==> flow/design.v <==
module enc_bundler(
	input wire 						bundling_features,
    input wire [617-1:0]	bits_to_bundle,
    output wire 					thresholded_bit
    );
	localparam integer ENCODING_BIT_THR = 6;
    logic [1:0] tree_add_lvl_0	[0:307];
    wire  [2:0] tree_add_lvl_1	[0:153];
    wire  [3:0] tree_add_lvl_2	[0:76];
    wire  [4:0] tree_add_lvl_3	[0:38];
    wire  [5:0] tree_add_lvl_4	[0:18];
    wire  [6:0] tree_add_lvl_5	[0:9];
    wire  [7:0] tree_add_lvl_6	[0:4];
    wire  [8:0] tree_add_lvl_7	[0:1];
    wire  [9:0] tree_add_lvl_8;
    wire  [9:0] accumulated_sum;
	always_comb begin
			for (int i = 0; i < 308; i++ ) begin
			  tree_add_lvl_0[i] = bits_to_bundle[2*i] + bits_to_bundle[(2*i)+1];
			end
	end
    for (genvar i = 0; i < 154; i++ ) begin
      assign tree_add_lvl_1[i] = tree_add_lvl_0[2*i] + tree_add_lvl_0[(2*i)+1];
    end
    for (genvar i = 0; i < 77; i++ ) begin
      assign tree_add_lvl_2[i] = tree_add_lvl_1[2*i] + tree_add_lvl_1[(2*i)+1];
    end
    for (genvar i = 0; i < 38; i++ ) begin
      assign tree_add_lvl_3[i] = tree_add_lvl_2[2*i] + tree_add_lvl_2[(2*i)+1];
    end
    assign tree_add_lvl_3[38] = tree_add_lvl_2[76] + bits_to_bundle[616];
    for (genvar i = 0; i < 19; i++ ) begin
      assign tree_add_lvl_4[i] = tree_add_lvl_3[2*i] + tree_add_lvl_3[(2*i)+1];
    end
    for (genvar i = 0; i < 9; i++ ) begin
      assign tree_add_lvl_5[i] = tree_add_lvl_4[2*i] + tree_add_lvl_4[(2*i)+1];
    end
    assign tree_add_lvl_5[9] = tree_add_lvl_4[18] + tree_add_lvl_3[38];
    for (genvar i = 0; i < 5; i++ ) begin
      assign tree_add_lvl_6[i] = tree_add_lvl_5[2*i] + tree_add_lvl_5[(2*i)+1];
    end
    for (genvar i = 0; i < 2; i++ ) begin
      assign tree_add_lvl_7[i] = tree_add_lvl_6[2*i] + tree_add_lvl_6[(2*i)+1];
    end
    assign tree_add_lvl_8 = tree_add_lvl_7[0] + tree_add_lvl_7[1];
    assign accumulated_sum = tree_add_lvl_8 + tree_add_lvl_6[4]; 
    assign thresholded_bit = (accumulated_sum > ENCODING_BIT_THR) ? 1'b1 : 1'b0;
endmodule  
module enc_bundler_top(
	input  wire 						clk,
	input  wire 						nrst,
	input  wire 						bundling_features,
	input  wire [617-1:0]	bits_to_bundle,
	output logic 						encoded_bit
	);
	wire thresholded_bit;
	enc_bundler ENC_BUNDLER(
		.bundling_features					(bundling_features),
		.bits_to_bundle						(bits_to_bundle),
		.thresholded_bit					(thresholded_bit)
	);
	always_ff @(posedge clk or negedge nrst) begin
		if (!nrst) begin
			encoded_bit <= 1'b0;
		end
		else if (bundling_features) begin
			encoded_bit <= thresholded_bit;
		end
		else begin
			encoded_bit <= encoded_bit;
		end
	end
endmodule
clock: 12.9 ns
lec_check: 0
cap_margin: 40
cell_pad_in_sites_detail_placement: 1
cell_pad_in_sites_global_placement: 1
core_aspect_ratio: 0.54
core_margin: 2
core_utilization: 18
cts_cluster_diameter: 365
cts_cluster_size: 96
gpl_routability_driven: 1
gpl_timing_driven: 1
max_routing_layer: met4
place_density_lb_addon: 0.15
setup_slack_margin: 0.3
slew_margin: 30
tns_end_percent: 95
run.sh (not shown) runs the stock make flow with config.mk's settings and CLKGATE_MAP_FILE=.
The starting point completed without violations.
Rerun with:
- CAP_MARGIN: 40 -> 20
- CELL_PAD_IN_SITES_DETAIL_PLACEMENT: 1 -> unset
- CELL_PAD_IN_SITES_GLOBAL_PLACEMENT: 1 -> unset
- CORE_ASPECT_RATIO: 0.54 -> unset
- CORE_UTILIZATION: 18 -> 40
- CTS_CLUSTER_DIAMETER: 365 -> unset
- CTS_CLUSTER_SIZE: 96 -> unset
- GPL_ROUTABILITY_DRIVEN: 1 -> unset
- GPL_TIMING_DRIVEN: 1 -> unset
- MAX_ROUTING_LAYER: met4 -> unset
- PLACE_DENSITY: unset -> 0.6
- PLACE_DENSITY_LB_ADDON: 0.15 -> unset
- SETUP_SLACK_MARGIN: 0.3 -> unset
- SLEW_MARGIN: 30 -> 20
- TNS_END_PERCENT: 95 -> unset
- clock period: 12.9 -> 12.5 ns (I/O delays scaled with it)
Cell area came out lower by about 3.7%.
Routed wire length came out lower by about 23%.
Worst setup slack loses 0.16 ns.
Cell count came out lower by 20%.
Synthesized area stays the same.
Synthesized cell count stays the same.
Sequential share of layout area stays flat.
